**flow/design.v**
```verilog
module pc (
    input   wire                clk,
    input   wire                rst,
    input   wire                pause_i,
    input   wire                sel_i,
    input   wire[15:0]  br_addr_i,
    output  wire[15:0]  pc4_o,
    output  reg[15:0]   pc_o
);
assign pc4_o = pc_o + 4;
always @(posedge clk or posedge rst) begin
    if(rst) begin
        pc_o <= 16'h0000;
    end else if (pause_i == 1'b1) begin
        pc_o <= pc_o;
    end else if (sel_i == 1'b1)begin
        pc_o <= br_addr_i;
    end else begin
        pc_o <= pc_o + 4;
    end
end
endmodule  
module if_id (
    input   wire                clk,
    input   wire                rst,
    input   wire                pause_i,
    input   wire[15:0]  pc_i,
    input   wire[15:0]  pc4_i,
    input   wire[31:0]      inst_i,
    input   wire                flush_i,
    output  reg[15:0]   pc_o,
    output  reg[15:0]   pc4_o,
    output  reg[31:0]       inst_o
);
always @(posedge clk or posedge rst) begin
    if(rst) begin
        pc_o   <= 16'b0;
        pc4_o  <= 16'b0;
        inst_o <= 32'b0;
    end else if(flush_i) begin
        pc_o   <= 16'b0;
        pc4_o  <= 16'b0;
        inst_o <= 32'b0;
    end else if(pause_i == 1'b1) begin
        pc_o   <= pc_o;
        pc4_o  <= pc4_o;
        inst_o <= inst_o;
    end else begin
        pc_o   <= pc_i;
        pc4_o  <= pc4_i;
        inst_o <= inst_i;
    end
end
endmodule  
module regfile (
    input   wire                clk,
    input   wire                wen,
    input   wire[4:0]   waddr,
    input   wire[4:0]   raddr1,
    input   wire[4:0]   raddr2,
    input   wire[31:0]      wdata,
    output  wire[31:0]      data1_o,     
    output  wire[31:0]      data2_o      
);
reg [31:0]  regs[0:31];
assign  data1_o = (raddr1 == 5'b00000) ? 32'h0000_0000 
                  : (wen && raddr1 == waddr) ?  wdata
                  : regs[raddr1];
assign  data2_o = (raddr2 == 5'b00000) ? 32'h0000_0000 
                  : (wen && raddr2 == waddr) ?  wdata
                  : regs[raddr2];
always @(posedge clk) begin
    if(wen) begin
        regs[waddr] <= wdata;
    end else begin
        regs[0] <= 32'h0000_0000; 
    end
end
endmodule  
module ctrl (
    input   wire        rst,
    input   wire[6:0]   opcode,
    input   wire[2:0]   func3,
    input   wire[6:0]   func7,
    output  reg         inst_valid,
    output  reg[2:0]    imm_sel,
    output  reg         reg_wen,
    output  reg         op1_sel,
    output  reg         op2_sel,
    output  reg[1:0]    alu_sel,
    output  reg[3:0]    alu_op,
    output  reg         mem_wen,
    output  reg[1:0]    wb_sel,
    output  reg[2:0]    br_sel,
    output  wire        is_jalr_o
);
assign is_jalr_o = (opcode == 7'b1100111) && (func3 == 3'b000);
always @(*) begin
    if(rst) begin
        inst_valid = 1'b0;
        imm_sel    = 3'b000;
        reg_wen    = 1'b0;
        op1_sel    = 1'b0;
        op2_sel    = 1'b1;
        alu_sel    = 2'b00;
        alu_op     = 4'b0000;
        mem_wen    = 1'b0;
        wb_sel     = 2'b00;
        br_sel     = 3'b000;
    end
    else begin
        case (opcode)
            7'b0110011: begin
                case (func7[5]) 
                    1'b0: begin
                        case (func3)
                            3'b000: begin        
                                inst_valid = 1'b1;             
                                imm_sel    = 3'b000;
                                reg_wen    = 1'b1;
                                op1_sel    = 1'b1;
                                op2_sel    = 1'b0;
                                alu_sel    = 2'b01;
                                alu_op     = 4'b0001;
                                mem_wen    = 1'b0;
                                wb_sel     = 2'b10;
                                br_sel     = 3'b000;
                            end
                            3'b010: begin      
                                inst_valid = 1'b1;                 
                                imm_sel    = 3'b000;
                                reg_wen    = 1'b1;
                                op1_sel    = 1'b1;
                                op2_sel    = 1'b0;
                                alu_sel    = 2'b01;
                                alu_op     = 4'b1011;
                                mem_wen    = 1'b0;
                                wb_sel     = 2'b10;
                                br_sel     = 3'b000;
                            end
                            3'b011: begin     
                                inst_valid = 1'b1;                   
                                imm_sel    = 3'b000;
                                reg_wen    = 1'b1;
                                op1_sel    = 1'b1;
                                op2_sel    = 1'b0;
                                alu_sel    = 2'b01;
                                alu_op     = 4'b1100;
                                mem_wen    = 1'b0;
                                wb_sel     = 2'b10;
                                br_sel     = 3'b000;
                            end
                            3'b111: begin     
                                inst_valid = 1'b1;                  
                                imm_sel    = 3'b000;
                                reg_wen    = 1'b1;
                                op1_sel    = 1'b1;
                                op2_sel    = 1'b0;
                                alu_sel    = 2'b11;
                                alu_op     = 4'b1000;
                                mem_wen    = 1'b0;
                                wb_sel     = 2'b10;
                                br_sel     = 3'b000;
                            end
                            3'b110: begin    
                                inst_valid = 1'b1;               
                                imm_sel    = 3'b000;
                                reg_wen    = 1'b1;
                                op1_sel    = 1'b1;
                                op2_sel    = 1'b0;
                                alu_sel    = 2'b11;
                                alu_op     = 4'b1001;
                                mem_wen    = 1'b0;
                                wb_sel     = 2'b10;
                                br_sel     = 3'b000;
                            end
                            3'b100: begin     
                                inst_valid = 1'b1;                 
                                imm_sel    = 3'b000;
                                reg_wen    = 1'b1;
                                op1_sel    = 1'b1;
                                op2_sel    = 1'b0;
                                alu_sel    = 2'b11;
                                alu_op     = 4'b1010;
                                mem_wen    = 1'b0;
                                wb_sel     = 2'b10;
                                br_sel     = 3'b000;
                            end
                            3'b001: begin   
                                inst_valid = 1'b1;                    
                                imm_sel    = 3'b000;
                                reg_wen    = 1'b1;
                                op1_sel    = 1'b1;
                                op2_sel    = 1'b0;
                                alu_sel    = 2'b10;
                                alu_op     = 4'b0101;
                                mem_wen    = 1'b0;
                                wb_sel     = 2'b10;
                                br_sel     = 3'b000;
                            end
                            3'b101: begin    
                                inst_valid = 1'b1;                    
                                imm_sel    = 3'b000;
                                reg_wen    = 1'b1;
                                op1_sel    = 1'b1;
                                op2_sel    = 1'b0;
                                alu_sel    = 2'b10;
                                alu_op     = 4'b0110;
                                mem_wen    = 1'b0;
                                wb_sel     = 2'b10;
                                br_sel     = 3'b000;
                            end
                            default begin
                                inst_valid = 1'b0;
                                imm_sel    = 3'b000;
                                reg_wen    = 1'b0;
                                op1_sel    = 1'b0;
                                op2_sel    = 1'b1;
                                alu_sel    = 2'b00;
                                alu_op     = 4'b0000;
                                mem_wen    = 1'b0;
                                wb_sel     = 2'b00;
                                br_sel     = 3'b000;
                            end
                        endcase
                    end
                    1'b1: begin
                        case (func3)
                            3'b000: begin   
                                inst_valid = 1'b1;                    
                                imm_sel    = 3'b000;
                                reg_wen    = 1'b1;
                                op1_sel    = 1'b1;
                                op2_sel    = 1'b0;
                                alu_sel    = 2'b01;
                                alu_op     = 4'b0010;
                                mem_wen    = 1'b0;
                                wb_sel     = 2'b10;
                                br_sel     = 3'b000;
                            end
                            3'b101: begin
                                inst_valid = 1'b1;
                                imm_sel    = 3'b000;
                                reg_wen    = 1'b1;
                                op1_sel    = 1'b1;
                                op2_sel    = 1'b0;
                                alu_sel    = 2'b10;
                                alu_op     = 4'b0111;
                                mem_wen    = 1'b0;
                                wb_sel     = 2'b10;
                                br_sel     = 3'b000;
                            end
                            default begin
                                inst_valid = 1'b0;
                                imm_sel    = 3'b000;
                                reg_wen    = 1'b0;
                                op1_sel    = 1'b0;
                                op2_sel    = 1'b1;
                                alu_sel    = 2'b00;
                                alu_op     = 4'b0000;
                                mem_wen    = 1'b0;
                                wb_sel     = 2'b00;
                                br_sel     = 3'b000;
                            end
                        endcase
                    end
                    default begin
                        inst_valid = 1'b0;
                        imm_sel    = 3'b000;
                        reg_wen    = 1'b0;
                        op1_sel    = 1'b0;
                        op2_sel    = 1'b1;
                        alu_sel    = 2'b00;
                        alu_op     = 4'b0000;
                        mem_wen    = 1'b0;
                        wb_sel     = 2'b00;
                        br_sel     = 3'b000;
                    end
                endcase
            end
            7'b0010011: begin
                case (func3)
                    3'b000: begin       
                        inst_valid = 1'b1;                 
                        imm_sel    = 3'b001;
                        reg_wen    = 1'b1;
                        op1_sel    = 1'b1;
                        op2_sel    = 1'b1;
                        alu_sel    = 2'b01;
                        alu_op     = 4'b0001;
                        mem_wen    = 1'b0;
                        wb_sel     = 2'b10;
                        br_sel     = 3'b000;
                    end
                    3'b010: begin       
                        inst_valid = 1'b1;                
                        imm_sel    = 3'b001;
                        reg_wen    = 1'b1;
                        op1_sel    = 1'b1;
                        op2_sel    = 1'b1;
                        alu_sel    = 2'b01;
                        alu_op     = 4'b1011;
                        mem_wen    = 1'b0;
                        wb_sel     = 2'b10;
                        br_sel     = 3'b000;
                    end
                    3'b011: begin      
                        inst_valid = 1'b1;                  
                        imm_sel    = 3'b001;
                        reg_wen    = 1'b1;
                        op1_sel    = 1'b1;
                        op2_sel    = 1'b1;
                        alu_sel    = 2'b01;
                        alu_op     = 4'b1100;
                        mem_wen    = 1'b0;
                        wb_sel     = 2'b10;
                        br_sel     = 3'b000;
                    end
                    3'b111: begin     
                        inst_valid = 1'b1;                  
                        imm_sel    = 3'b001;
                        reg_wen    = 1'b1;
                        op1_sel    = 1'b1;
                        op2_sel    = 1'b1;
                        alu_sel    = 2'b11;
                        alu_op     = 4'b1000;
                        mem_wen    = 1'b0;
                        wb_sel     = 2'b10;
                        br_sel     = 3'b000;
                    end
                    3'b110: begin        
                        inst_valid = 1'b1;                
                        imm_sel    = 3'b001;
                        reg_wen    = 1'b1;
                        op1_sel    = 1'b1;
                        op2_sel    = 1'b1;
                        alu_sel    = 2'b11;
                        alu_op     = 4'b1001;
                        mem_wen    = 1'b0;
                        wb_sel     = 2'b10;
                        br_sel     = 3'b000;
                    end 
                    3'b100: begin     
                        inst_valid = 1'b1;                  
                        imm_sel    = 3'b001;
                        reg_wen    = 1'b1;
                        op1_sel    = 1'b1;
                        op2_sel    = 1'b1;
                        alu_sel    = 2'b11;
                        alu_op     = 4'b1010;
                        mem_wen    = 1'b0;
                        wb_sel     = 2'b10;
                        br_sel     = 3'b000;
                    end
                    3'b001: begin     
                        inst_valid = 1'b1;                  
                        imm_sel    = 3'b001;
                        reg_wen    = 1'b1;
                        op1_sel    = 1'b1;
                        op2_sel    = 1'b1;
                        alu_sel    = 2'b10;
                        alu_op     = 4'b0101;
                        mem_wen    = 1'b0;
                        wb_sel     = 2'b10;
                        br_sel     = 3'b000;
                    end
                    3'b101: begin   
                        inst_valid = 1'b1;                    
                        imm_sel    = 3'b001;
                        reg_wen    = 1'b1;
                        op1_sel    = 1'b1;
                        op2_sel    = 1'b1;
                        alu_sel    = 2'b10;
                        mem_wen    = 1'b0;
                        wb_sel     = 2'b10;
                        br_sel     = 3'b000;
                        if(func7[5]) begin
                            alu_op = 4'b0111;
                        end else begin
                            alu_op = 4'b0110;
                        end
                    end
                    default begin
                        inst_valid = 1'b0;
                        imm_sel    = 3'b000;
                        reg_wen    = 1'b0;
                        op1_sel    = 1'b0;
                        op2_sel    = 1'b1;
                        alu_sel    = 2'b00;
                        alu_op     = 4'b0000;
                        mem_wen    = 1'b0;
                        wb_sel     = 2'b00;
                        br_sel     = 3'b000;
                    end
                endcase
            end
            7'b0000011: begin
                case (func3)
                    3'b010: begin
                        inst_valid = 1'b1;
                        imm_sel    = 3'b001;
                        reg_wen    = 1'b1;
                        op1_sel    = 1'b1;
                        op2_sel    = 1'b1;
                        alu_sel    = 2'b01;
                        alu_op     = 4'b0001;
                        mem_wen    = 1'b0;
                        wb_sel     = 2'b11;
                        br_sel     = 3'b000;
                    end
                    default begin
                        inst_valid = 1'b0;
                        imm_sel    = 3'b000;
                        reg_wen    = 1'b0;
                        op1_sel    = 1'b0;
                        op2_sel    = 1'b1;
                        alu_sel    = 2'b00;
                        alu_op     = 4'b0000;
                        mem_wen    = 1'b0;
                        wb_sel     = 2'b00;
                        br_sel     = 3'b000;
                    end
                endcase
            end
            7'b1100111: begin
                if(func3 == 3'b000) begin
                        inst_valid = 1'b1;                       
                        imm_sel    = 3'b001;
                        reg_wen    = 1'b1;
                        op1_sel    = 1'b0;
                        op2_sel    = 1'b1;
                        alu_sel    = 2'b00;
                        alu_op     = 4'b0000;
                        mem_wen    = 1'b0;
                        wb_sel     = 2'b01;
                        br_sel     = 3'b111;
                end else begin     
                    inst_valid = 1'b0;
                    imm_sel    = 3'b000;
                    reg_wen    = 1'b0;
                    op1_sel    = 1'b0;
                    op2_sel    = 1'b1;
                    alu_sel    = 2'b00;
                    alu_op     = 4'b0000;
                    mem_wen    = 1'b0;
                    wb_sel     = 2'b00;
                    br_sel     = 3'b000;
                end
            end
            7'b0100011: begin
                case (func3)
                    3'b010: begin
                        inst_valid = 1'b1;
                        imm_sel    = 3'b010;
                        reg_wen    = 1'b0;
                        op1_sel    = 1'b1;
                        op2_sel    = 1'b1;
                        alu_sel    = 2'b01;
                        alu_op     = 4'b0001;
                        mem_wen    = 1'b1;
                        wb_sel     = 2'b00;
                        br_sel     = 3'b000;
                    end
                    default begin     
                        inst_valid = 1'b0;
                        imm_sel    = 3'b000;
                        reg_wen    = 1'b0;
                        op1_sel    = 1'b0;
                        op2_sel    = 1'b1;
                        alu_sel    = 2'b00;
                        alu_op     = 4'b0000;
                        mem_wen    = 1'b0;
                        wb_sel     = 2'b00;
                        br_sel     = 3'b000;
                    end
                endcase
            end
            7'b1100011: begin
                case (func3)
                    3'b000: begin
                        inst_valid = 1'b1;
                        imm_sel    = 3'b011;
                        reg_wen    = 1'b0;
                        op1_sel    = 1'b0;
                        op2_sel    = 1'b1;
                        alu_sel    = 2'b01;
                        alu_op     = 4'b0001;
                        mem_wen    = 1'b0;
                        wb_sel     = 2'b00;
                        br_sel     = 3'b001;
                    end
                    3'b001: begin
                        inst_valid = 1'b1;
                        imm_sel    = 3'b011;
                        reg_wen    = 1'b0;
                        op1_sel    = 1'b0;
                        op2_sel    = 1'b1;
                        alu_sel    = 2'b01;
                        alu_op     = 4'b0001;
                        mem_wen    = 1'b0;
                        wb_sel     = 2'b00;
                        br_sel     = 3'b010;
                    end
                    3'b100: begin
                        inst_valid = 1'b1;
                        imm_sel    = 3'b011;
                        reg_wen    = 1'b0;
                        op1_sel    = 1'b0;
                        op2_sel    = 1'b1;
                        alu_sel    = 2'b01;
                        alu_op     = 4'b0001;
                        mem_wen    = 1'b0;
                        wb_sel     = 2'b00;
                        br_sel     = 3'b011;
                    end
                    3'b110: begin
                        inst_valid = 1'b1;
                        imm_sel    = 3'b011;
                        reg_wen    = 1'b0;
                        op1_sel    = 1'b0;
                        op2_sel    = 1'b1;
                        alu_sel    = 2'b01;
                        alu_op     = 4'b0001;
                        mem_wen    = 1'b0;
                        wb_sel     = 2'b00;
                        br_sel     = 3'b100;
                    end
                    3'b101: begin
                        inst_valid = 1'b1;
                        imm_sel    = 3'b011;
                        reg_wen    = 1'b0;
                        op1_sel    = 1'b0;
                        op2_sel    = 1'b1;
                        alu_sel    = 2'b01;
                        alu_op     = 4'b0001;
                        mem_wen    = 1'b0;
                        wb_sel     = 2'b00;
                        br_sel     = 3'b101;
                    end
                    3'b111: begin 
                        inst_valid = 1'b1;   
                        imm_sel    = 3'b011;
                        reg_wen    = 1'b0;
                        op1_sel    = 1'b0;
                        op2_sel    = 1'b1;
                        alu_sel    = 2'b01;
                        alu_op     = 4'b0001;
                        mem_wen    = 1'b0;
                        wb_sel     = 2'b00;
                        br_sel     = 3'b110;
                    end
                    default begin   
                        inst_valid = 1'b0;
                        imm_sel    = 3'b000;
                        reg_wen    = 1'b0;
                        op1_sel    = 1'b0;
                        op2_sel    = 1'b1;
                        alu_sel    = 2'b00;
                        alu_op     = 4'b0000;
                        mem_wen    = 1'b0;
                        wb_sel     = 2'b00;
                        br_sel     = 3'b000;
                    end
                endcase
            end
            7'b0110111: begin
                inst_valid = 1'b1;
                imm_sel    = 3'b100;
                reg_wen    = 1'b1;
                op1_sel    = 1'b1;
                op2_sel    = 1'b1;
                alu_sel    = 2'b01;
                alu_op     = 4'b0011;
                mem_wen    = 1'b0;
                wb_sel     = 2'b10;
                br_sel     = 3'b000;
            end
            7'b0010111: begin       
                inst_valid = 1'b1;      
                imm_sel    = 3'b100;
                reg_wen    = 1'b1;
                op1_sel    = 1'b0;
                op2_sel    = 1'b1;
                alu_sel    = 2'b01;
                alu_op     = 4'b0001;
                mem_wen    = 1'b0;
                wb_sel     = 2'b10;
                br_sel     = 3'b000;
            end
            7'b1101111: begin
                inst_valid = 1'b1;
                imm_sel    = 3'b101;
                reg_wen    = 1'b1;
                op1_sel    = 1'b0;
                op2_sel    = 1'b1;
                alu_sel    = 2'b01;
                alu_op     = 4'b0001;
                mem_wen    = 1'b0;
                wb_sel     = 2'b01;
                br_sel     = 3'b111;
            end
            default begin
                inst_valid = 1'b0;
                imm_sel    = 3'b000;
                reg_wen    = 1'b0;
                op1_sel    = 1'b0;
                op2_sel    = 1'b1;
                alu_sel    = 2'b00;
                alu_op     = 4'b0000;
                mem_wen    = 1'b0;
                wb_sel     = 2'b00;
                br_sel     = 3'b000;
            end
        endcase
    end
end
endmodule  
module imm_gen (
    input   wire            rst,
    input   wire[2:0]       sel_i,
    input   wire[31:7]      data_i,
    output  reg[31:0]   imm_o
);
always @(*) begin
    if(rst) begin
        imm_o = 32'h0000_0000;
    end else begin
        case (sel_i)
            3'b001: begin
                imm_o = { { 20{data_i[31]} }, data_i[31:20]};
            end
            3'b010: begin
                imm_o = { { 20{data_i[31]} } , data_i[31:25], data_i[11:7]};
            end
            3'b011: begin
                imm_o = { { 20{data_i[31]} } , data_i[7], data_i[30:25], data_i[11:8], 1'b0};
            end
            3'b100: begin
                imm_o = { data_i[31:12], 12'b0};
            end
            3'b101: begin
                imm_o = {  { 12{data_i[31]} }, data_i[19:12], data_i[20], data_i[30:21], 1'b0 };
            end
            default begin
                imm_o = 32'h0000_0000;
            end
        endcase
    end
end
endmodule  
module branch (
    input   wire            rst,
    input   wire[2:0]       sel_i,
    input   wire[31:0]  data1_i,
    input   wire[31:0]  data2_i,
    input   wire[15:0]      pc_i,
    input   wire[15:0]      imm_i,
    input   wire            is_jalr_i,
    output  wire[15:0]      br_addr_o,
    output  reg             pc_sel_o
);
assign br_addr_o = (is_jalr_i) ? (data1_i + imm_i) : pc_i + imm_i;
wire[31:0] data_sub = data1_i + ( ~data2_i + 1 );
wire data1_eq_data2 = (data1_i == data2_i);
wire data1_lt_data2 = ( (sel_i == 3'b011) || (sel_i == 3'b101) ) ?
                            (  ( data1_i[31] && !data2_i[31])
                            || ( data1_i[31] &&  data2_i[31] && data_sub[31])
                            || (!data1_i[31] && !data2_i[31] && data_sub[31]) )
                            :  ( data1_i < data2_i );
always @(*) begin
    if(rst) begin
        pc_sel_o = 1'b0;
    end else begin
        case (sel_i)
            3'b001: begin
                pc_sel_o = data1_eq_data2;
            end
            3'b010: begin
                pc_sel_o = ~data1_eq_data2;
            end          
            3'b011,3'b100: begin
                pc_sel_o = data1_lt_data2;
            end     
            3'b101,3'b110: begin
                pc_sel_o = ~data1_lt_data2;
            end
            3'b111: begin
                pc_sel_o = 1'b1;
            end
            default begin
                pc_sel_o = 1'b0;
            end
        endcase
    end
end
endmodule  
module id (
    input   wire                rst,
    input   wire[31:0]      inst_i,
    input   wire[31:0]      rdata1_i,
    input   wire[31:0]      rdata2_i,
    input   wire[15:0]          pc_i,
    output  wire                inst_valid_o,
    output  wire                pc_sel_o,
    output  wire[15:0]          br_addr_o,
    output  wire                reg_wen_o,
    output  wire[4:0]   reg_waddr_o,
    output  wire[31:0]      op1_o,
    output  wire[31:0]      op2_o,
    output  wire[1:0]           alu_sel_o,
    output  wire[3:0]           alu_op_o,
    output  wire                mem_wen_o,
    output  wire[31:0]      mem_wdata_o,
    output  wire[1:0]           wb_sel_o,
    input   wire                ex_wen_i,
    input   wire[4:0]   ex_waddr_i,
    input   wire[31:0]      ex_wdata_i,
    input   wire                mem_wen_i,
    input   wire[4:0]   mem_waddr_i,
    input   wire[31:0]      mem_wdata_i,
    output  wire                op1_sel_o,
    output  wire[4:0]   raddr1_o,
    output  wire                op2_sel_o,
    output  wire[4:0]   raddr2_o
);
wire[2:0]    ctrl_imm_sel_o;
wire         ctrl_op1_sel_o;
wire         ctrl_op2_sel_o;
wire[2:0]    ctrl_br_sel_o;
wire         ctrl_is_jalr_o;
wire[31:0]  immgen_imm_o;
wire    reg1_ex_forward = (ex_wen_i == 1'b1) && (ex_waddr_i == inst_i[19:15]);
wire    reg1_mem_forward = (mem_wen_i == 1'b1) && (mem_waddr_i == inst_i[19:15]);
wire    reg2_ex_forward = (ex_wen_i == 1'b1) && (ex_waddr_i == inst_i[24:20]);
wire    reg2_mem_forward = (mem_wen_i == 1'b1) && (mem_waddr_i == inst_i[24:20]);
wire[31:0]    reg1_data = (inst_i[19:15] == 5'b00000) ? 32'h0000_0000 
                                : (reg1_ex_forward == 1'b1) ? ex_wdata_i
                                : (reg1_mem_forward == 1'b1) ? mem_wdata_i
                                : rdata1_i ;
wire[31:0]    reg2_data = (inst_i[24:20] == 5'b00000) ? 32'h0000_0000
                                : (reg2_ex_forward == 1'b1) ? ex_wdata_i
                                : (reg2_mem_forward == 1'b1) ? mem_wdata_i
                                : rdata2_i ;
assign op1_o = (ctrl_op1_sel_o == 1'b0) ? {16'b0,pc_i} 
                : reg1_data;
assign op2_o = (ctrl_op2_sel_o == 1'b1) ? immgen_imm_o 
                : reg2_data;
ctrl u_ctrl(
    .rst(rst),
    .opcode(inst_i[6:0]),
    .func3(inst_i[14:12]),
    .func7(inst_i[31:25]),
    .inst_valid(inst_valid_o),
    .imm_sel(ctrl_imm_sel_o),
    .reg_wen(reg_wen_o),
    .op1_sel(ctrl_op1_sel_o),
    .op2_sel(ctrl_op2_sel_o),
    .alu_sel(alu_sel_o),
    .alu_op(alu_op_o),
    .mem_wen(mem_wen_o),
    .wb_sel(wb_sel_o),
    .br_sel(ctrl_br_sel_o),
    .is_jalr_o(ctrl_is_jalr_o)
);
imm_gen u_imm_gen(
    .rst(rst),
    .sel_i(ctrl_imm_sel_o),
    .data_i(inst_i[31:7]),
    .imm_o(immgen_imm_o)
);
branch u_branch(
    .rst(rst),
    .sel_i(ctrl_br_sel_o),
    .data1_i(reg1_data),
    .data2_i(reg2_data),
    .pc_i(pc_i),
    .imm_i(immgen_imm_o[15:0]),
    .is_jalr_i(ctrl_is_jalr_o),
    .pc_sel_o(pc_sel_o),
    .br_addr_o(br_addr_o)
);
assign reg_waddr_o = inst_i[11:7];
assign mem_wdata_o = reg2_data;
wire uses_rs1 = (inst_i[6:0] == 7'b0110011)  || (inst_i[6:0] == 7'b0010011) ||
                (inst_i[6:0] == 7'b0000011) || (inst_i[6:0] == 7'b1100111) ||
                (inst_i[6:0] == 7'b0100011)  || (inst_i[6:0] == 7'b1100011);
wire uses_rs2 = (inst_i[6:0] == 7'b0110011)  || (inst_i[6:0] == 7'b0100011)  ||
                (inst_i[6:0] == 7'b1100011);
assign op1_sel_o = uses_rs1 ? 1'b1 : 1'b0;
assign raddr1_o  = inst_i[19:15];
assign op2_sel_o = uses_rs2 ? 1'b0 : 1'b1;
assign raddr2_o  = inst_i[24:20]; 
endmodule  
module id_ex (
    input   wire                clk,
    input   wire                rst,
    input   wire                pause_i,
    input   wire                inst_valid_i,
    input   wire[31:0]      op1_i,
    input   wire[31:0]      op2_i,
    input   wire[1:0]           alu_sel_i,
    input   wire[3:0]           alu_op_i,
    input   wire                reg_wen_i,
    input   wire[4:0]   reg_waddr_i,
    input   wire[1:0]           wb_sel_i,
    input   wire[15:0]  pc_i,
    input   wire[15:0]  pc4_i,
    input   wire                mem_wen_i,
    input   wire[31:0]      mem_wdata_i,
    output  reg                 inst_valid_o,
    output  reg[31:0]       op1_o,
    output  reg[31:0]       op2_o,
    output  reg[1:0]            alu_sel_o,
    output  reg[3:0]            alu_op_o,
    output  reg                 reg_wen_o,
    output  reg[4:0]    reg_waddr_o,
    output  reg[1:0]            wb_sel_o,
    output  reg[15:0]   pc_o,
    output  reg[15:0]   pc4_o,
    output  reg                 mem_wen_o,
    output  reg[31:0]       mem_wdata_o
);
always @(posedge clk or posedge rst) begin
    if(rst) begin
        inst_valid_o <= 1'b0;
        op1_o        <= 32'h0000_0000;
        op2_o        <= 32'h0000_0000;
        alu_sel_o    <= 2'b00;
        alu_op_o     <= 4'b0000;
        reg_wen_o    <= 1'b0;
        reg_waddr_o  <= 5'b00000;
        wb_sel_o     <= 2'b00;
        pc_o         <= 16'h0000;
        pc4_o        <= 16'h0000;
        mem_wen_o    <= 1'b0;
        mem_wdata_o  <= 1'b0;
    end else if(pause_i == 1'b1) begin
        inst_valid_o <= 1'b0;
        op1_o        <= 32'h0000_0000;
        op2_o        <= 32'h0000_0000;
        alu_sel_o    <= 2'b00;
        alu_op_o     <= 4'b0000;
        reg_wen_o    <= 1'b0;
        reg_waddr_o  <= 5'b00000;
        wb_sel_o     <= 2'b00;
        pc_o         <= 16'h0000;
        pc4_o        <= 16'h0000;
        mem_wen_o    <= 1'b0;
        mem_wdata_o  <= 1'b0;
    end else begin
        inst_valid_o <= inst_valid_i;
        op1_o        <= op1_i;
        op2_o        <= op2_i;
        alu_sel_o    <= alu_sel_i;
        alu_op_o     <= alu_op_i;
        reg_wen_o    <= reg_wen_i;
        reg_waddr_o  <= reg_waddr_i;
        wb_sel_o     <= wb_sel_i;
        pc_o         <= pc_i;
        pc4_o        <= pc4_i;
        mem_wen_o    <= mem_wen_i;
        mem_wdata_o  <= mem_wdata_i;
    end
end
endmodule  
module alu (
    input   wire            rst,
    input   wire[31:0]  num1_i,
    input   wire[31:0]  num2_i,
    input   wire[1:0]       sel,    
    input   wire[3:0]       op,     
    output  reg[31:0]       result_o
);
reg[31:0]   result_arith;
reg[31:0]   result_shift;
reg[31:0]   result_logic;
wire[31:0] num_add = num1_i + num2_i;
wire[31:0] num_sub = num1_i + ( ~num2_i + 1 );
wire num1_eq_num2 = (num1_i == num2_i);
wire num1_lt_num2 = ( op == 4'b1011) ?
                            (  ( num1_i[31] && !num2_i[31])
                            || ( num1_i[31] &&  num2_i[31] && num_sub[31])
                            || (!num1_i[31] && !num2_i[31] && num_sub[31]) )
                            :  ( num1_i < num2_i );
always @(*) begin
    if(rst) begin
        result_arith = 32'h0000_0000;
    end else begin
        case (op)
            4'b0001: begin
                result_arith = num_add;
            end
            4'b0010: begin
                result_arith = num_sub;
            end
            4'b0011: begin
                result_arith = num2_i;
            end
            4'b1011,4'b1100: begin
                result_arith = num1_lt_num2;
            end
            default begin
                result_arith = 32'h0000_0000;
            end        
        endcase
    end
end
always @(*) begin
    if(rst) begin
        result_shift = 32'h0000_0000;
    end else begin
        case (op)
            4'b0101: begin
                result_shift = num1_i << num2_i[4:0];
            end
            4'b0110: begin
                result_shift = num1_i >> num2_i[4:0];
            end
            4'b0111: begin
                result_shift = $signed( num1_i ) >>> num2_i[4:0];
            end
            default begin
                result_shift = 32'h0000_0000;
            end
        endcase
    end
end
always @(*) begin
    if(rst) begin
        result_logic = 32'h0000_0000;
    end else begin
        case (op)
            4'b1000: begin
                result_logic = num1_i & num2_i;
            end
            4'b1001: begin
                result_logic = num1_i | num2_i;
            end
            4'b1010: begin
                result_logic = num1_i ^ num2_i;
            end
            default begin
                result_logic = 32'h0000_0000;
            end
        endcase
    end 
end
always @(*) begin
    case (sel)
        2'b01: begin
            result_o = result_arith;
        end
        2'b11: begin
            result_o = result_logic;
        end
        2'b10: begin
            result_o = result_shift;
        end
        default begin
            result_o = 32'h0000_0000;
        end
    endcase
end
endmodule  
module ex (      
    input  wire                 rst,
    input  wire                 inst_valid_i,
    input  wire[31:0]       op1_i,
    input  wire[31:0]       op2_i,
    input  wire[1:0]            alu_sel_i,
    input  wire[3:0]            alu_op_i,
    input  wire                 reg_wen_i,
    input  wire[4:0]    reg_waddr_i,
    input  wire[1:0]            wb_sel_i,
    input  wire[15:0]   pc_i,
    input  wire[15:0]   pc4_i,
    input  wire                 mem_wen_i,
    input  wire[31:0]       mem_wdata_i, 
    output wire                 inst_valid_o,
    output wire                 mem_wen_o,
    output wire[31:0]       mem_wdata_o,
    output wire                 reg_wen_o,
    output wire[4:0]    reg_waddr_o,
    output wire[31:0]       alu_result_o,
    output wire[1:0]            wb_sel_o,
    output wire[15:0]           pc_o,
    output wire[15:0]           pc4_o,
    output wire[31:0]       data_forward_o
);
assign inst_valid_o = inst_valid_i;
assign mem_wen_o = mem_wen_i;
assign mem_wdata_o = mem_wdata_i;
assign reg_wen_o = reg_wen_i;
assign reg_waddr_o = reg_waddr_i;
assign wb_sel_o = wb_sel_i;
assign pc_o  = pc_i;
assign pc4_o = pc4_i;
alu u_alu(
    .rst(rst),
    .num1_i(op1_i),
    .num2_i(op2_i),
    .sel(alu_sel_i),
    .op(alu_op_i),
    .result_o(alu_result_o)
);
assign data_forward_o = wb_sel_i == (2'b01) ? {16'b0,pc4_i} : alu_result_o;
endmodule  
module ex_mem (
    input   wire                clk,
    input   wire                rst,
    input   wire                pause_i, 
    input   wire                inst_valid_i,
    input   wire                mem_wen_i,
    input   wire[31:0]      mem_wdata_i,
    input   wire                reg_wen_i,
    input   wire[4:0]   reg_waddr_i,
    input   wire[31:0]      alu_result_i,
    input   wire[1:0]           wb_sel_i, 
    input   wire[15:0]          pc_i,
    input   wire[15:0]          pc4_i,
    output   reg                inst_valid_o,
    output   reg                mem_wen_o,
    output   reg[31:0]      mem_wdata_o,
    output   reg                reg_wen_o,
    output   reg[4:0]   reg_waddr_o,
    output   reg[31:0]      alu_result_o,
    output   reg[1:0]           wb_sel_o,
    output   reg[15:0]          pc_o,
    output   reg[15:0]          pc4_o
);
always @(posedge clk or posedge rst) begin
    if(rst) begin
        inst_valid_o <= 1'b0;
        mem_wen_o    <= 1'b0;
        mem_wdata_o  <= 32'h0000_0000;
        reg_wen_o    <= 1'b0;
        reg_waddr_o  <= 5'b00000;
        alu_result_o <= 32'h0000_0000;
        wb_sel_o     <= 2'b00;
        pc_o         <= 16'h0000;
        pc4_o        <= 16'h0000;
    end else if(pause_i == 1'b1) begin
        inst_valid_o <= 1'b0;
        mem_wen_o    <= 1'b0;
        mem_wdata_o  <= 32'h0000_0000;
        reg_wen_o    <= 1'b0;
        reg_waddr_o  <= 5'b00000;
        alu_result_o <= 32'h0000_0000;
        wb_sel_o     <= 2'b00;
        pc_o         <= 16'h0000;
        pc4_o        <= 16'h0000;
    end else begin
        inst_valid_o <= inst_valid_i;
        mem_wen_o    <= mem_wen_i;
        mem_wdata_o  <= mem_wdata_i;
        reg_wen_o    <= reg_wen_i;
        reg_waddr_o  <= reg_waddr_i;
        alu_result_o <= alu_result_i;
        wb_sel_o     <= wb_sel_i;
        pc_o         <= pc_i;
        pc4_o        <= pc4_i;
    end
end
endmodule  
module mem (
    input   wire[31:0]      alu_result_i,
    input   wire[1:0]           wb_sel_i,
    input   wire[15:0]          pc4_i,
    input   wire[31:0]      dm_data_i,
    output  wire[31:0]      reg_wdata_o
);
assign  reg_wdata_o = (wb_sel_i == 2'b10) ? alu_result_i
                        : (wb_sel_i == 2'b01) ? pc4_i
                        : (wb_sel_i == 2'b11) ? dm_data_i
                        : 32'h0000_0000;
endmodule  
module mem_wb (
    input   wire                clk,
    input   wire                rst,
    input   wire                pause_i, 
    input   wire                inst_valid_i,
    input   wire                reg_wen_i,
    input   wire[4:0]   reg_waddr_i,
    input   wire[31:0]      reg_wdata_i,
    input   wire[15:0]          pc_i,
    output  reg                 inst_valid_o,
    output  reg                 reg_wen_o,
    output  reg[4:0]    reg_waddr_o,
    output  reg[31:0]       reg_wdata_o,
    output  reg[15:0]           pc_o
);
always @(posedge clk or posedge rst) begin
    if(rst) begin
        inst_valid_o <= 1'b0;
        reg_wen_o    <= 1'b0;
        reg_waddr_o  <= 5'b00000;
        reg_wdata_o  <= 32'h0000_0000;
        pc_o         <= 16'h0000;
    end else if(pause_i == 1'b1) begin
        inst_valid_o <= 1'b0;
        reg_wen_o    <= 1'b0;
        reg_waddr_o  <= 5'b00000;
        reg_wdata_o  <= 32'h0000_0000;
        pc_o         <= 16'h0000;
    end else begin
        inst_valid_o <= inst_valid_i;
        reg_wen_o    <= reg_wen_i;
        reg_waddr_o  <= reg_waddr_i;
        reg_wdata_o  <= reg_wdata_i;
        pc_o         <= pc_i;
    end
end
endmodule  
module bubble (
    input   wire                rst,
    input   wire                ex_wen_i,
    input   wire[1:0]           ex_wb_sel_i,
    input   wire[4:0]   ex_reg_waddr_i,
    input   wire                id_op1_sel_i,
    input   wire[4:0]   id_raddr1_i,
    input   wire                id_op2_sel_i,
    input   wire[4:0]   id_raddr2_i,
    output  reg                 pc_pause_o,
    output  reg                 ifid_pause_o,
    output  reg                 idex_pause_o,
    output  reg                 exmem_pause_o,
    output  reg                 memwb_pause_o
);
wire    lu_pause = (ex_wen_i == 1'b1) && ( ex_wb_sel_i == 2'b11 ) 
                && ( ( id_op1_sel_i == 1'b1 && id_raddr1_i == ex_reg_waddr_i)
                    || (id_op2_sel_i == 1'b0 && id_raddr2_i == ex_reg_waddr_i) );
always @(*) begin
    if(rst) begin
        pc_pause_o    = 1'b0; 
        ifid_pause_o  = 1'b0;
        idex_pause_o  = 1'b0;
        exmem_pause_o = 1'b0;
        memwb_pause_o = 1'b0;
    end else if(lu_pause) begin
        pc_pause_o    = 1'b1; 
        ifid_pause_o  = 1'b1;
        idex_pause_o  = 1'b1;
        exmem_pause_o = 1'b0;
        memwb_pause_o = 1'b0;
    end else begin
        pc_pause_o    = 1'b0; 
        ifid_pause_o  = 1'b0;
        idex_pause_o  = 1'b0;
        exmem_pause_o = 1'b0;
        memwb_pause_o = 1'b0;
    end
end
endmodule  
module miniRV (
    input   wire                clk,
    input   wire                rst,
    input   wire[31:0]      inst_i,
    input   wire[31:0]      mem_rdata_i,
    output  wire[13:0]   inst_addr_o,
    output  wire[15:0]          mem_addr_o,
    output  wire                mem_wen_o,
    output  wire[31:0]      mem_wdata_o,
    output          debug_wb_have_inst,    
    output [31:0]   debug_wb_pc,           
    output          debug_wb_ena,          
    output [4:0]    debug_wb_reg,          
    output [31:0]   debug_wb_value         
);
wire                pc_sel_i;
wire                id_pc_sel_o;
wire[15:0]          pc_br_addr_i;
wire[15:0]  pc_pc_o;
wire[15:0]  pc_pc4_o;
assign inst_addr_o = pc_pc_o[15:2];
wire[15:0]          ifid_pc_o;
wire[15:0]          ifid_pc4_o;
wire[31:0]      ifid_inst_o;
wire                idex_inst_valid_i;
wire[31:0]      idex_op1_i;
wire[31:0]      idex_op2_i;
wire[1:0]           idex_alu_sel_i;
wire[3:0]           idex_alu_op_i;
wire                idex_reg_wen_i;
wire[4:0]   idex_reg_waddr_i;
wire[1:0]           idex_wb_sel_i;
wire                idex_mem_wen_i;
wire[31:0]      idex_mem_wdata_i;
wire[31:0]      idex_op1_o;
wire[31:0]      idex_op2_o;
wire[1:0]           idex_alu_sel_o;
wire[3:0]           idex_alu_op_o;
wire                idex_reg_wen_o;
wire[4:0]   idex_reg_waddr_o;
wire[1:0]           idex_wb_sel_o;
wire[15:0]  idex_pc_o;
wire[15:0]  idex_pc4_o;
wire                idex_mem_wen_o;
wire[31:0]      idex_mem_wdata_o;
wire[31:0]      ex_data_forward_o;
wire                exmem_inst_valid_i;
wire                exmem_mem_wen_i;
wire[31:0]      exmem_mem_wdata_i;
wire                exmem_reg_wen_i;
wire[4:0]   exmem_reg_waddr_i;
wire[31:0]      exmem_alu_result_i;
wire[1:0]           exmem_wb_sel_i;
wire[15:0]          exmem_pc4_i;
wire                exmem_inst_valid_o;
wire                exmem_reg_wen_o;
wire[4:0]   exmem_reg_waddr_o;
wire[31:0]      exmem_alu_result_o;
wire[1:0]           exmem_wb_sel_o;
wire[15:0]          exmem_pc4_o;
wire[15:0]          exmem_pc_i;
wire[15:0]          exmem_pc_o;
wire                memwb_reg_wen_i;
wire[4:0]   memwb_reg_waddr_i;
wire[31:0]      memwb_reg_wdata_i;
wire[15:0]          trace_pc; 
wire                regfile_wen_i;
wire[31:0]      regfile_wdata_i;
wire[4:0]   regfile_waddr_i;
wire[4:0]   regfile_raddr1_i;
wire[4:0]   regfile_raddr2_i;
wire[31:0]      regfile_data1_o;
wire[31:0]      regfile_data2_o;
wire[31:0]      alu_num1_i;
wire[31:0]      alu_num2_i;
wire[1:0]           alu_sel_i;    
wire[5:0]           alu_op_i;     
wire                bubble_id_op1_sel_i;
wire[4:0]   bubble_id_raddr1_i;
wire                bubble_id_op2_sel_i;
wire[4:0]   bubble_id_raddr2_i;
wire                bubble_pc_pause_o;
wire                bubble_ifid_pause_o;
wire                bubble_idex_pause_o;
wire                bubble_exmem_pause_o;
wire                bubble_memwb_pause_o;
pc u_pc(
    .clk(clk),
    .rst(rst),
    .pause_i(bubble_pc_pause_o),
    .sel_i(pc_sel_i),
    .br_addr_i(pc_br_addr_i),
    .pc4_o(pc_pc4_o),
    .pc_o(pc_pc_o)
);
if_id u_if_id(
    .clk(clk),
    .rst(rst),
    .pause_i(bubble_ifid_pause_o),
    .pc_i(pc_pc_o),
    .pc4_i(pc_pc4_o),
    .inst_i(inst_i),
    .flush_i(pc_sel_i),
    .pc_o(ifid_pc_o),
    .pc4_o(ifid_pc4_o),
    .inst_o(ifid_inst_o)
);
regfile u_regfile(
    .clk(clk),
    .wen(regfile_wen_i),
    .waddr(regfile_waddr_i),
    .raddr1(ifid_inst_o[19:15]),
    .raddr2(ifid_inst_o[24:20]),
    .wdata(regfile_wdata_i),
    .data1_o(regfile_data1_o),
    .data2_o(regfile_data2_o)
);
id u_id(
    .rst(rst),
    .inst_i(ifid_inst_o),
    .rdata1_i(regfile_data1_o),
    .rdata2_i(regfile_data2_o),
    .pc_i(ifid_pc_o),
    .pc_sel_o(id_pc_sel_o),
    .br_addr_o(pc_br_addr_i),
    .reg_wen_o(idex_reg_wen_i),
    .reg_waddr_o(idex_reg_waddr_i),
    .inst_valid_o(idex_inst_valid_i),
    .op1_o(idex_op1_i),
    .op2_o(idex_op2_i),
    .alu_sel_o(idex_alu_sel_i),
    .alu_op_o(idex_alu_op_i),
    .mem_wen_o(idex_mem_wen_i),
    .mem_wdata_o(idex_mem_wdata_i),
    .wb_sel_o(idex_wb_sel_i),
    .ex_wen_i(exmem_reg_wen_i),
    .ex_waddr_i(exmem_reg_waddr_i),
    .ex_wdata_i(ex_data_forward_o),
    .mem_wen_i(exmem_reg_wen_o),
    .mem_waddr_i(exmem_reg_waddr_o),
    .mem_wdata_i(memwb_reg_wdata_i),
    .op1_sel_o(bubble_id_op1_sel_i),
    .raddr1_o(bubble_id_raddr1_i),
    .op2_sel_o(bubble_id_op2_sel_i),
    .raddr2_o(bubble_id_raddr2_i)
);
wire idex_inst_valid_o;
id_ex u_id_ex(
    .clk(clk),
    .rst(rst),
    .pause_i(bubble_idex_pause_o),
    .inst_valid_i(idex_inst_valid_i),
    .op1_i(idex_op1_i),
    .op2_i(idex_op2_i),
    .alu_sel_i(idex_alu_sel_i),
    .alu_op_i(idex_alu_op_i),
    .reg_wen_i(idex_reg_wen_i),
    .reg_waddr_i(idex_reg_waddr_i),
    .wb_sel_i(idex_wb_sel_i),
    .pc_i(ifid_pc_o),
    .pc4_i(ifid_pc4_o),
    .mem_wen_i(idex_mem_wen_i),
    .mem_wdata_i(idex_mem_wdata_i),
    .inst_valid_o(idex_inst_valid_o),
    .op1_o(idex_op1_o),
    .op2_o(idex_op2_o),
    .alu_sel_o(idex_alu_sel_o),
    .alu_op_o(idex_alu_op_o),
    .reg_wen_o(idex_reg_wen_o),
    .reg_waddr_o(idex_reg_waddr_o),
    .wb_sel_o(idex_wb_sel_o),
    .pc_o(idex_pc_o),
    .pc4_o(idex_pc4_o),
    .mem_wen_o(idex_mem_wen_o),
    .mem_wdata_o(idex_mem_wdata_o)
);
ex u_ex(
    .rst(rst),
    .inst_valid_i(idex_inst_valid_o),
    .op1_i(idex_op1_o),
    .op2_i(idex_op2_o),
    .alu_sel_i(idex_alu_sel_o),
    .alu_op_i(idex_alu_op_o),
    .reg_wen_i(idex_reg_wen_o),
    .reg_waddr_i(idex_reg_waddr_o),
    .wb_sel_i(idex_wb_sel_o),
    .pc_i(idex_pc_o),
    .pc4_i(idex_pc4_o),
    .mem_wen_i(idex_mem_wen_o),
    .mem_wdata_i(idex_mem_wdata_o),
    .inst_valid_o(exmem_inst_valid_i),
    .mem_wen_o(exmem_mem_wen_i),
    .mem_wdata_o(exmem_mem_wdata_i),
    .reg_wen_o(exmem_reg_wen_i),
    .reg_waddr_o(exmem_reg_waddr_i),
    .alu_result_o(exmem_alu_result_i),
    .wb_sel_o(exmem_wb_sel_i),
    .pc_o(exmem_pc_i),
    .pc4_o(exmem_pc4_i),
    .data_forward_o(ex_data_forward_o)
);
ex_mem u_ex_mem(
    .clk(clk),
    .rst(rst),
    .pause_i(bubble_exmem_pause_o),
    .inst_valid_i(exmem_inst_valid_i),
    .mem_wen_i(exmem_mem_wen_i),
    .mem_wdata_i(exmem_mem_wdata_i),
    .reg_wen_i(exmem_reg_wen_i),
    .reg_waddr_i(exmem_reg_waddr_i),
    .alu_result_i(exmem_alu_result_i),
    .wb_sel_i(exmem_wb_sel_i), 
    .pc4_i(exmem_pc4_i),
    .inst_valid_o(exmem_inst_valid_o),
    .mem_wen_o(mem_wen_o),
    .mem_wdata_o(mem_wdata_o),
    .reg_wen_o(exmem_reg_wen_o),
    .reg_waddr_o(exmem_reg_waddr_o),
    .alu_result_o(exmem_alu_result_o),
    .wb_sel_o(exmem_wb_sel_o), 
    .pc4_o(exmem_pc4_o),
    .pc_i(exmem_pc_i),
    .pc_o(exmem_pc_o)
);
mem u_mem(
    .alu_result_i(exmem_alu_result_o),
    .wb_sel_i(exmem_wb_sel_o),
    .pc4_i(exmem_pc4_o),
    .dm_data_i(mem_rdata_i),
    .reg_wdata_o(memwb_reg_wdata_i)
);
mem_wb u_mem_wb(
    .clk(clk),
    .rst(rst),
    .pause_i(bubble_memwb_pause_o),
    .inst_valid_i(exmem_inst_valid_o),
    .reg_wen_i(exmem_reg_wen_o),
    .reg_waddr_i(exmem_reg_waddr_o),
    .reg_wdata_i(memwb_reg_wdata_i),
    .inst_valid_o(debug_wb_have_inst),
    .reg_wen_o(regfile_wen_i),
    .reg_waddr_o(regfile_waddr_i),
    .reg_wdata_o(regfile_wdata_i),
    .pc_i(exmem_pc_o),
    .pc_o(trace_pc)
);
bubble u_bubble(
    .rst(rst),
    .ex_wen_i(idex_reg_wen_o),
    .ex_wb_sel_i(idex_wb_sel_o),
    .ex_reg_waddr_i(idex_reg_waddr_o),
    .id_op1_sel_i(bubble_id_op1_sel_i),
    .id_raddr1_i(bubble_id_raddr1_i),
    .id_op2_sel_i(bubble_id_op2_sel_i),
    .id_raddr2_i(bubble_id_raddr2_i),
    .pc_pause_o(bubble_pc_pause_o),
    .ifid_pause_o(bubble_ifid_pause_o),
    .idex_pause_o(bubble_idex_pause_o),
    .exmem_pause_o(bubble_exmem_pause_o),
    .memwb_pause_o(bubble_memwb_pause_o)
);
assign mem_addr_o = exmem_alu_result_o[15:0];
assign pc_sel_i = id_pc_sel_o & ~bubble_pc_pause_o;
assign debug_wb_pc        = {16'b0,trace_pc};
assign debug_wb_ena       = regfile_wen_i;
assign debug_wb_reg       = regfile_waddr_i;
assign debug_wb_value     = regfile_wdata_i;
endmodule  
```
**flow/run.sh**
```bash
#!/bin/bash
# the make line also repeats each setting of config.mk as NAME=value (left out here)
make -C /OpenROAD-flow-scripts/flow DESIGN_CONFIG=/design/flow/config.mk WORK_HOME=/design/flow/orfs CLKGATE_MAP_FILE= finish
```
**flow/config.mk**
```make
export PLATFORM = sky130hd
export DESIGN_NAME = miniRV
export DESIGN_NICKNAME = miniRV
export VERILOG_FILES = /design/flow/design.v
export SDC_FILE = /design/flow/constraint.sdc
export NUM_CORES = 4
export LEC_CHECK = 0
export CAP_MARGIN = 20
export CORE_MARGIN = 2
export CORE_UTILIZATION = 56
export SLEW_MARGIN = 20
```
**flow/constraint.sdc**
```tcl
create_clock -name core_clock -period 4.97 [get_ports {clk}]
set_input_delay 0.9940 -clock core_clock [delete_from_list [all_inputs] [get_ports {clk}]]
set_output_delay 0.9940 -clock core_clock [all_outputs]
set_load 0.01 [all_outputs]
```
==> summary.txt, run 1 <==
Here are the numbers from the latest Yosys + OpenROAD run.

The fraction of power consumed by the clock network came out at between 40% and 50%. The critical path depth in cells came out at 34. Of the available clock period, the critical path in the final layout requires 145%. The total count of max-transition violations in the final report is 0.

The worst setup slack after layout came out at -2.25 ns. The height of the die came out at roughly 370 um. The layout checks failed on setup timing. From left edge to right edge, the die measures 371 um. Looking at the critical path, the single cell with the biggest stage delay is sky130_fd_sc_hd__buf_4. Including well taps, the total number of placed cells is roughly 8000. The yosys stat cell total is roughly 5300. The biggest area consumer among synthesized cells is sky130_fd_sc_hd__edfxtp_1. The largest delay contributor family on the critical path is AND-OR/OR-AND gates. Among all flip-flop cells after synthesis, the most frequent one is sky130_fd_sc_hd__edfxtp_1. The number of rows in the core area came out at between 100 and 150. The sequential power share is about 46%.

The clock latency of the later-clocked register in the worst-skew pair came out at a little over 0.8 ns. Entering global routing, the biggest net connects around 140 pins. Summing the areas of all xor and xnor instances in the mapped netlist gives less than 1% of the synthesized area. The mux cell area share after synthesis came out at between 20% and 30%. The post-detailed-route via-to-cell ratio is roughly 7.0. The count of synthesis-stage warnings from yosys is 11.

The worst slew margin relative to its limit is a little under a third. A synthesized cell averages about 14 um2. Per report_power, the top consumer among the power groups is sequential cells.

The number of distinct library cells after synthesis is between 100 and 150. After layout, the design draws a total of between 20 and 30 mW. The worst IR drop on VDD came out at approximately 360 uV. The signed area change from the synthesized netlist to the final layout is 25.6%. The path category of the worst min-delay check is register to register. In this run the worst setup path begins at u_id_ex.op2_o[2]. The routability congestion estimate came out at 1.07. The number of setup violations in the final report came out at around 80.

The hold-critical path endpoint is u_ex_mem.pc_o[2]. The clock sink count came out at 1403. Per the synthesis report, the AND-OR/OR-AND share of the synthesized area is about 9.3%. The starting density of the core came out at between 50% and 60%.

The overall via count from detail_route is 59400. The OpenROAD warning count is 101. The top-area cell type share of the netlist area is about two fifths. The adder-cell area share of the yosys netlist is approximately 2.5%. Setup repair after global routing could not meet its margin everywhere. The OpenROAD report gives the critical path a data arrival time of between 7 and 8 ns. The leakage power summed over all cells is 37.5 nW.

The critical path contains buffers and inverters numbering 7 combined. The I/O pin total is approximately 200. Sequential elements use 53.3% of the synthesized area. The first-pass iteration count of the detailed router came out at 6.

According to the timing report, the data required time at the worst endpoint equals 5.65 ns. After synthesis, the largest family of logic cells by area is multiplexers. In this run the worst setup path terminates at u_if_id.pc_o[7]. The worst hold path stage count came out at 0. The region available for standard cell placement spans 0.134 mm2.

Among all stages on the critical path, the maximum delay recorded is between 0.4 and 0.5 ns. Per the detail_route report, DRC violations left total 0. The cell area power density is roughly 300 mW/mm2. The power in sequential cells came out at about 13 mW.

The total overflow left after global routing is 0. The sort of element at the start of the critical path is a register. The die footprint is about 0.14 mm2.

The count of non-filler cells in the finished layout is roughly 8500. In the synthesized netlist the async set-or-reset flop fraction comes to between 20% and 30%. The number of nets in the layout came out at 6796. The switching portion of total power comes to about a quarter. The classification of the worst setup path is register to register. The depth of the most critical reg-to-reg path is 34. By area the synthesized netlist is led by sky130_fd_sc_hd__edfxtp_1 (41%), sky130_fd_sc_hd__mux4_2 (21%), sky130_fd_sc_hd__dfrtp_1 (13%). Yosys mapped a number of flops with a built-in enable equal to 1024. The area taken by multi-input logic gates is roughly 0.034 mm2. The most used standard cell by instance count after synthesis is sky130_fd_sc_hd__edfxtp_1. Counting endpoints that fail hold in the final report gives 0. The net switching power figure came out at between 7 and 8 mW. The root buffer cell is sky130_fd_sc_hd__clkbuf_16. The run finished, with violations left. The power in the clock group came out at around 11 mW. The count of max-cap constraint violations came out at 0. By count the netlist is led by sky130_fd_sc_hd__edfxtp_1 (1024), sky130_fd_sc_hd__mux4_2 (695), sky130_fd_sc_hd__dfrtp_1 (379). The combinational-cell power consumption came out at around 3.8 mW.

The utilization of the core after routing is 71.0%. The mean routed wirelength per cell came out at 35.7 um. For this run, the total global-route usage over all layers was measured as between 40% and 50%. The combinational power share is 13.4%. The hold buffer count at cts came out at 0. The highest clock rate this design can be run at is roughly 140 MHz. Nets still carrying antenna violations after routing amount to 0. Looking at the max-slew report, the worst-margin pin has a slew of about 1.0 ns.

The number of clock buffers inserted by TritonCTS came out at between 100 and 150. The register-to-register path setup slack is -2.25 ns. TritonCTS built the clock tree. Of all nets on the critical path, the largest fanout is 35.

The chip area estimate from yosys synthesis is approximately 0.075 mm2. The final critical-path required period came out at between 7 and 8 ns. Summed over all layers, the routed wires come to slightly above 300000 um. The synthesized netlist occupies a cell area of ~0.075 mm2. In this run the deepest clock path goes through 3 buffers.

The endpoint of the worst-slack reg-to-reg timing path is u_if_id.pc_o[7]. The wire length of the first global-routing pass came out at approximately 420000 um. On the reported timing paths, the clock transition at the registers reads approximately 0.060 ns. The DRC marker count from the first detailed-route iteration came out at between 8000 and 9000. The number of storage elements in the synthesis netlist came out at about 1400. The internal power of the cells is around 21 mW.

The number of H-tree levels is 4. The instance count of the mapped netlist came out at around 5300. In the placement report, post-DP HPWL is listed as approximately 210000 um. The number of antenna violations at the first check in global routing is 22. In the final run the clock tree shows a worst skew of ~0.052 ns. Summed over all failing endpoints, the final setup total negative slack is -169.07 ns. Per the timing report, the most critical flop-to-flop path originates at u_id_ex.op2_o[2]. The via count of the first global-routing pass was about 58000.

The count of fill cells added during filler insertion came out at roughly 8900. The storage element area is around 0.040 mm2. Of the total synthesized cell area, the portion taken by AND, OR, NAND and NOR gates is a little over 7%. The number of buffers inserted by port buffering came out at about 180. The worst setup path is captured at a register. The startpoint identified for the worst hold timing path is u_id_ex.pc_o[2]. By instance count, the cell type seen most on the critical path is sky130_fd_sc_hd__buf_4.
[stage by stage]
stage          setup WS (ns)  cell area, um2  hold slack, ns
2_1_floorplan          -1.46           75800           0.331
3_5_place_dp           -2.21           89400           0.335
3_3_place_gp           -2.11           89400           0.332
6_report               -2.25           94800           0.343
4_1_cts                -2.19           94400           0.347
5_1_grt                -2.49           94800           0.353
[final cells by class]
cell class,instances,area share (%)
Tap cell,1768,2.33
Antenna cell,12,0.0317
Timing Repair Buffer,1582,14.2
Sequential cell,1403,42.5
Clock inverter,78,1.02
Clock buffer,179,4.07
Inverter,125,0.550
Multi-Input combinational cell,3323,35.3
[what timing repair did]
action,in CTS,in global routing
pin swaps,21,31
gates cloned,1,3
endpoints found under the setup margin,78,80
setup buffers,11,8
resized,27,55
[per-layer routing]
| metal | routed length [um] | vias up | global-route usage (%) |
|---|---|---|---|
| li1 | - | 23600 | - |
| met1 | 104000 | 29800 | 56.6 |
| met2 | 137000 | 4813 | 66.9 |
| met3 | 37700 | 1128 | 11.9 |
| met4 | 23400 | 14 | 27.5 |
| met5 | 138 | - | 0.385 |
==> run 2: changes to the inputs <==
- CORE_UTILIZATION: 56 -> 15
- clock period: 4.97 -> 15.1 ns (I/O delays scaled with it)
==> run 2 against run 1 <==
Against the previous run: now clean on timing, DRC and antenna; synthesized cell count unchanged; cell area down 4.5%; critical path depth down 9; power down 67%; routed wire length up 4.2%; die area rose to 3.7 times the previous value; largest power group unchanged; global-route usage down 32 points; first-iteration DRC count down 17%; worst setup slack better by 7.7 ns; combinational power down 74%; critical endpoint is now u_pc.pc_o[3]; clock skew up 0.053 ns; final cell count up 43%.
==> summary.txt, run 2 <==
Here are the numbers from the latest Yosys + OpenROAD run.

The run finished with no timing, DRC or antenna violations. The signed area change from the synthesized netlist to the final layout came out at 19.9%. The number of flops mapped to enable cells by yosys came out at 1024 (unchanged).

The depth of the most critical reg-to-reg path came to 40 (+18%). The cell area power density came out at 101 mW/mm2 (-66%). The share of synthesized registers carrying an async set or reset came out at 27.0% (unchanged). The heaviest power group is sequential cells. The count of synthesis-stage warnings from yosys is 11 (unchanged). The mean routed wirelength per cell came to 26.0 um (-27%). The synthesis stats list as the most numerous cell sky130_fd_sc_hd__edfxtp_1.

The starting density of the core is 15.1% (-41 points). STA lists the startpoint of the worst hold path as u_id_ex.mem_wdata_o[6]. The clock sink count came out at 1403 (unchanged). The data arrival time of the worst path came out at 10.35 ns (+2.45 ns). The most numerous cell type found on the critical path is sky130_fd_sc_hd__buf_4. The worst setup path is of the input port to register kind. The critical path ends at u_pc.pc_o[3].

The routability congestion estimate is 1.00 (-6.8%). The maximum number of pins on one net before global-route repair is 131 (-5.1%).

The path with the worst hold slack has its endpoint at u_ex_mem.mem_wdata_o[6]. The area of the placeable core came out at 0.501 mm2 (+280%). The number of setup violations in the final report is 0 (-100%).

The leakage power summed over all cells came out at 31.1 nW (-17%). The number of storage elements in the synthesis netlist is 1403 (unchanged). The worst slew margin relative to its limit is 26.6% (-4.5 points). The required time reported for the critical path endpoint came to 15.79 ns (+10.14 ns). The count of cells resized by post-cts repair is 0 (-100%). The DRC marker count from the first detailed-route iteration came out at 7162 (-17%). The number of hold violations in the final report is 0 (unchanged). The sort of element at the start of the critical path is an input port. The dominant kind of combinational cell is multiplexers. The mux cell area share after synthesis is 23.5% (unchanged). The mean instance size in the synthesized netlist is 14.3 um2 (unchanged). The net switching power figure came to 2.33 mW (-67%). The combinational-cell power consumption was 0.965 mW (-74%). The fraction of power consumed by the clock network is 42.4% (+2.2 points).

The tree is rooted in a sky130_fd_sc_hd__clkbuf_16. The detailed-route DRC error count is 0 (unchanged). Post-synth the commonest register cell is sky130_fd_sc_hd__edfxtp_1. The simple-gate area share of the yosys netlist came out at 7.28% (unchanged). The endpoint of the worst-slack reg-to-reg timing path is u_pc.pc_o[3]. The slew at the pin with the worst max-slew slack is 1.07 ns (+0.0366 ns). The post-CTS repair timing setup buffer count came out at 0 (-11). The chip area estimate from yosys synthesis is 0.0755 mm2 (unchanged). The maximum cell stage delay along the critical path is 1.05 ns (+0.59 ns). The post-detailed-route via-to-cell ratio came out at 4.33 (-38%). The area taken by multi-input logic gates is 0.0332 mm2 (-0.88%). The overall via count from detail_route came to 52600 (-11%). The worst hold path stage count came out at 0 (unchanged).

The clock latency of the later-clocked register in the worst-skew pair is 0.88 ns (+0.05 ns). The number of antenna violations at the first check in global routing is 32 (+45%). The utilization of the core after routing came out at 18.1% (-53 points). The storage element area came out at 0.0403 mm2 (about the same). Broken down by cell family, the worst path's largest delay share belongs to simple AND/OR/NAND/NOR gates. The power in sequential cells came out at 4.32 mW (-67%). Setup repair after global routing left no endpoint under its margin. The power in the clock group came to 3.88 mW (-66%).

The clock-pin slew reported for the worst setup and hold paths after clock tree synthesis came out at 0.05 ns (about the same). The total length of routed wires came out at 316000 um (+4.2%). The adder-cell area share of the yosys netlist is 2.55% (unchanged).

The via count of the first global-routing pass came to 50500 (-13%). The period utilization is 64.0% (-81 points). The I/O pin total came out at 200 (unchanged). The switching share of power came to 25.4% (+0.16 points). The area fraction in compound gates after synthesis came out at 9.29% (unchanged). The number of clock buffers inserted by TritonCTS was 159 (+9.7%). The worst IR drop on VDD is 75.7 uV (-79%). The xor and xnor area share after synthesis came out at 0.882% (unchanged). The most critical min-delay path falls under register to register. The number of distinct library cells after synthesis is 101 (unchanged). The post-synthesis sequential area ratio came out at 53.3% (unchanged). The number of buffers inserted by port buffering is 183 (unchanged). The internal power of the cells is 6.84 mW (-67%). The buffering stage count on the worst path with inverters included came to 4 (-3). The hold buffer count at cts came out at 0 (unchanged). The HPWL after detailed placement came out at 219000 um (+5.1%). The startpoint of the worst register-to-register path is u_id_ex.op1_o[24]. The wire length of the first global-routing pass came out at 428000 um (+0.80%).

The launch point of the worst path is rst. Ranked by total cell area, the synthesized netlist is headed by sky130_fd_sc_hd__edfxtp_1 (41%), sky130_fd_sc_hd__mux4_2 (21%), sky130_fd_sc_hd__dfrtp_1 (13%). The combinational power share is 10.5% (-2.9 points). The final critical-path required period came out at 9.66 ns. The count of fill cells added during filler insertion came out at 53900 (+510%). The final setup skew came out at 0.105 ns (+0.0533 ns). The count of max-cap constraint violations is 0 (unchanged). The number of nets with antenna violations after detailed routing is 0 (unchanged).

Summed over all instances, the cell type with the most area after synthesis is sky130_fd_sc_hd__edfxtp_1. Derived from the worst setup path, the maximum achievable clock frequency is roughly 100 MHz. The number of H-tree levels is 4 (unchanged). The cell area after synthesis is 0.0755 mm2 (unchanged). The peak fanout along the critical path is 55 (+57%). The register-to-register path setup slack is 5.44 ns (+7.68 ns). The total count of max-transition violations in the final report is 0 (unchanged). The maximum root-to-sink buffer count is 4 (+1). Counting instances in the post-synthesis netlist gives the leading cell types as sky130_fd_sc_hd__edfxtp_1 (1024), sky130_fd_sc_hd__mux4_2 (695), sky130_fd_sc_hd__dfrtp_1 (379). The die footprint is 0.509 mm2 (+270%). The global-route usage over all layers is 11.9% (-32 points). The number of nets in the layout came to 5556 (-18%). The setup TNS after final layout is 0 ns (+169.07 ns).

The instance count of the mapped netlist is 5273 (unchanged). The first-pass iteration count of the detailed router is 9 (+3). The yosys stat cell total is 5273 (unchanged).

The total congestion overflow after global routing was 0 (unchanged). TritonCTS built the clock tree. The OpenROAD warning count is 102 (+0.99%). The number of rows in the core area is 260 (+94%). The top-area cell type share of the netlist area is 40.7% (unchanged).

The sequential power share is 47.1% (+0.7 points). The timing report shows that the slowest cell on the worst path is sky130_fd_sc_hd__or4_1. The critical path depth in cells was 25 (-26%). The horizontal die size is 713 um (+92%). The kind of capture point of the worst setup path is a register. The height of the die came out at 713 um (+92%).
## run 2: per-stage QoR
step / total power, mW / setup WS [ns] / hold WS (ns) / cell area [um2] / instances
2_1_floorplan: 4.92 / 2.50 / 0.331 / 75500 / 5288
3_3_place_gp: 5.36 / 4.81 / 0.333 / 85300 / 11900
3_5_place_dp: 5.35 / 4.82 / 0.335 / 85300 / 11900
4_1_cts: 9.21 / 5.66 / 0.345 / 90500 / 12100
5_1_grt: 9.41 / 5.04 / 0.350 / 90500 / 12100
6_report: 9.17 / 5.44 / 0.344 / 90500 / 12200
## run 2: cell type report
type / instances / share of cell area (%)
flip-flops and latches: 1403 / 44.5
multi-input cells: 3323 / 36.7
well taps: 6681 / 9.23
clock buffers: 208 / 4.90
repair buffers: 328 / 3.33
clock inverters: 63 / 0.752
inverters: 125 / 0.536
diodes: 19 / 0.0525
## run 2: routing by layer
layer	global-route usage [%]	up-vias	wire (um)
met5	0	-	174
met4	5.04	24	15500
met3	4.10	656	38400
met2	18.9	3359	145000
met1	14.6	27400	117000
li1	-	21100	-
No activity file was given, so power comes from the tool's default toggle rates.
